==> flow/design.v (excerpt) <==
module asx_soupbintcp_itch (
    input  wire        clk,
    input  wire        rst,
    input  wire        ip_payload_valid,
    input  wire [7:0]  ip_payload_data,
    input  wire        ip_payload_start,
    input  wire        ip_payload_end,
    output wire [15:0] tcp_src_port,
    output wire [15:0] tcp_dst_port,
    output wire [31:0] tcp_seq_num,
    output wire [31:0] tcp_ack_num,
    output wire [3:0] tcp_data_offset,
    output wire [7:0] tcp_flags,
    output wire [15:0] tcp_window,
    output wire tcp_flag_syn,
    output wire tcp_flag_ack,
    output wire tcp_flag_fin,
    output wire tcp_flag_rst,
    output wire tcp_flag_psh,
    output wire tcp_header_valid,
    output wire tcp_parse_error,
    output wire session_active,
    output wire [63:0] session_sequence,
    output wire [7:0] pkt_type,
    output wire pkt_type_valid,
    output wire pkt_heartbeat,
    output wire pkt_login_accepted,
    output wire pkt_login_rejected,
    output wire pkt_end_session,
    output wire [31:0] seq_data_count,
    output wire [31:0] heartbeat_count,
    output wire parse_error,
    output wire msg_valid,
    output wire [7:0] msg_type,
    output wire msg_error,
    output wire [31:0] timestamp,
    output wire [63:0] order_id,
    output wire [31:0] orderbook_id,
    output wire side,
    output wire add_order_valid,
    output wire add_order_start,
    output wire [63:0] quantity,
    output wire [31:0] price,
    output wire [15:0] order_attributes,
    output wire order_executed_valid,
    output wire [63:0] exec_quantity,
    output wire order_cancel_valid,
    output wire order_delete_valid,
    output wire order_replace_valid,
    output wire directory_valid,
    output wire system_event_valid,
    output wire [7:0] event_code,
    output wire [31:0] total_messages,
    output wire [31:0] parse_errors
);
Size: ~680 I/O pins, about 32000 um^2 of cells after synthesis.
==> flow/config.mk <==
export PLATFORM = sky130hd
export DESIGN_NAME = asx_soupbintcp_itch
export DESIGN_NICKNAME = asx_soupbintcp_itch
export VERILOG_FILES = /design/flow/design.v
export SDC_FILE = /design/flow/constraint.sdc
export NUM_CORES = 4
export LEC_CHECK = 0
export ABC_AREA = 1
export CAP_MARGIN = 20
export CORE_MARGIN = 2
export CORE_UTILIZATION = 72
export CTS_CLUSTER_DIAMETER = 394
export CTS_CLUSTER_SIZE = 97
export PLACE_DENSITY = 0.36
export SLEW_MARGIN = 20
==> flow/constraint.sdc <==
create_clock -name core_clock -period 2.77 [get_ports {clk}]
set_input_delay 0.5540 -clock core_clock [delete_from_list [all_inputs] [get_ports {clk}]]
set_output_delay 0.5540 -clock core_clock [all_outputs]
set_load 0.01 [all_outputs]
run.sh (not shown) runs the stock make flow with config.mk's settings and CLKGATE_MAP_FILE=.
The starting point never finished: it broke off in global routing (5_1_grt).
Rerun with:
- CTS_CLUSTER_DIAMETER: 394 -> 397
- CTS_CLUSTER_SIZE: 97 -> not set
- PLACE_DENSITY: 0.36 -> not set
- SETUP_SLACK_MARGIN: not set -> 0.3
- clock period: 2.77 -> 1.25 ns (I/O delays scaled with it)
What happened: The new run died in detailed placement (3_5_place_dp), error DPL-0038; die area does not change; area after synthesis stays the same; synthesized cell count does not change.
Rerun with:
- ABC_AREA: 1 -> not set
- CTS_CLUSTER_DIAMETER: 397 -> not set
- MAX_ROUTING_LAYER: not set -> met4
- PLACE_DENSITY: not set -> 0.66
- SETUP_SLACK_MARGIN: 0.3 -> not set
- clock period: 1.25 -> 4.07 ns (I/O delays scaled with it)
The changed run ended with an error in global routing (5_1_grt), error GRT-0116.
Die size is lower by 7.0%.
Synthesized cell count is lower by about 23%.
Synthesized area is lower by about 7%.
Rerun with:
- CORE_UTILIZATION: 72 -> 57
- CTS_CLUSTER_SIZE: not set -> 29
- MAX_ROUTING_LAYER: met4 -> not set
- PLACE_DENSITY: 0.66 -> not set
- clock period: 4.07 -> 2.02 ns (I/O delays scaled with it)
Outcome:
- The changed run finished but failed the layout checks on setup timing
- synthesized area is unchanged
- die size grows by a quarter to a third
- synthesized cell count does not change
Rerun with:
- CORE_UTILIZATION: 57 -> 40
- CTS_CLUSTER_SIZE: 29 -> not set
- clock period: 2.02 -> 5.0 ns (I/O delays scaled with it)
=> The new run produced a clean layout; design area fell by about 9%; hold slack improved by 0.22 ns; wire length came out lower by 12%; utilization shrinks by 31 points; clock power came out lower by 58%; worst setup slack is better by 2.2 ns; power drops by about 60%; global-route usage went down by 14 points.

---

alpha:
asx_soupbintcp_itch again, from the RTL that the note above started with.
==> flow/design.v (excerpt) <==
module asx_soupbintcp_itch (
    input  wire        clk,
    input  wire        rst,
    input  wire        ip_payload_valid,
    input  wire [7:0]  ip_payload_data,
    input  wire        ip_payload_start,
    input  wire        ip_payload_end,
    output wire [15:0] tcp_src_port,
    output wire [15:0] tcp_dst_port,
    output wire [31:0] tcp_seq_num,
    output wire [31:0] tcp_ack_num,
    output wire [3:0] tcp_data_offset,
    output wire [7:0] tcp_flags,
    output wire [15:0] tcp_window,
    output wire tcp_flag_syn,
    output wire tcp_flag_ack,
    output wire tcp_flag_fin,
    output wire tcp_flag_rst,
    output wire tcp_flag_psh,
    output wire tcp_header_valid,
    output wire tcp_parse_error,
    output wire session_active,
    output wire [63:0] session_sequence,
    output wire [7:0] pkt_type,
    output wire pkt_type_valid,
    output wire pkt_heartbeat,
    output wire pkt_login_accepted,
    output wire pkt_login_rejected,
    output wire pkt_end_session,
    output wire [31:0] seq_data_count,
    output wire [31:0] heartbeat_count,
    output wire parse_error,
    output wire msg_valid,
    output wire [7:0] msg_type,
    output wire msg_error,
    output wire [31:0] timestamp,
    output wire [63:0] order_id,
    output wire [31:0] orderbook_id,
    output wire side,
    output wire add_order_valid,
    output wire add_order_start,
    output wire [63:0] quantity,
    output wire [31:0] price,
    output wire [15:0] order_attributes,
    output wire order_executed_valid,
    output wire [63:0] exec_quantity,
  ...
make LEC_CHECK=0 CAP_MARGIN=10 CORE_MARGIN=2 CORE_UTILIZATION=70 CTS_CLUSTER_DIAMETER=190 CTS_CLUSTER_SIZE=36 SETUP_SLACK_MARGIN=1.04 SLEW_MARGIN=20 finish   # period 3.55 ns
alpha never completed; the flow aborted with a tool error in global routing (5_1_grt).
## Diff of input files: beta against alpha
- CTS_CLUSTER_SIZE removed (was 36)
- CORE_UTILIZATION changed from 70 to 9
- CAP_MARGIN changed from 10 to 20
- SETUP_SLACK_MARGIN removed (was 1.04)
- CTS_CLUSTER_DIAMETER removed (was 190)
- the clock period (ns, I/O delays scaled along) changed from 3.55 to 7.24
## What came out
beta ran to completion and came out clean on the timing, DRC and antenna checks. Post-synthesis cell type count came out exactly the same in beta and alpha. Re number of placed instances, taps included: beta and alpha aren't equal, and the lower value belongs to alpha. Going from alpha to beta, the height of the die was found to have gone up by 370 um. NOTE placement-stage cell area alpha->beta increased by more than 10%. Between beta and alpha, final RePlAce weighted congestion is higher for alpha, beta comes in under that.
diff inputs: beta => gamma
- SETUP_SLACK_MARGIN: unset -> -0.2
- CTS_CLUSTER_SIZE: unset -> 36
- CORE_UTILIZATION: 9 -> 70
- the clock period (ns, I/O delays scaled along): 7.24 -> 2.79
### Flow results
gamma did not finish: a tool error stopped it during global routing (5_1_grt). In the floorplan summary, gamma is listed with a die area less than that of beta. The quantity of gates resized following cts of gamma is higher than that of beta. For the site row count, gamma came in 135 lower than beta did. Going from beta to gamma, last weighted congestion value of the routability-driven placer grows by 0.17.
Edits applied to the flow inputs when going from gamma to delta:
- CTS_CLUSTER_SIZE no longer set, was 36
- SETUP_SLACK_MARGIN no longer set, was -0.2
- the clock period (ns, I/O delays scaled along) now 1.45, was 2.79
[summary]
Adder-cell area share of the yosys netlist: gamma vs delta, no meaningful difference
From gamma to delta, core utilization at floorplan did not move at all.
Stage in which a tool error killed delta: detailed placement (3_5_place_dp).
Comparing delta against gamma, there is no change at all in xor-xnor portion of the synthesized cell area.
Die size came out exactly the same in gamma and delta.
As far as tally of buffers added on design ports goes, delta and gamma are indistinguishable; the numbers are identical.
From delta to gamma, mean post-synth cell area did not move at all.
Taking gamma as the reference, in delta count of unique library cells instantiated by Yosys shows no meaningful change; total cell area reported by yosys after synthesis shows no meaningful change; synthesized cell count shows no meaningful change; last weighted congestion value of the routability-driven placer shows an increase of 4.9%.
Power figures rest on the tool's default switching activity, not on a simulated workload.
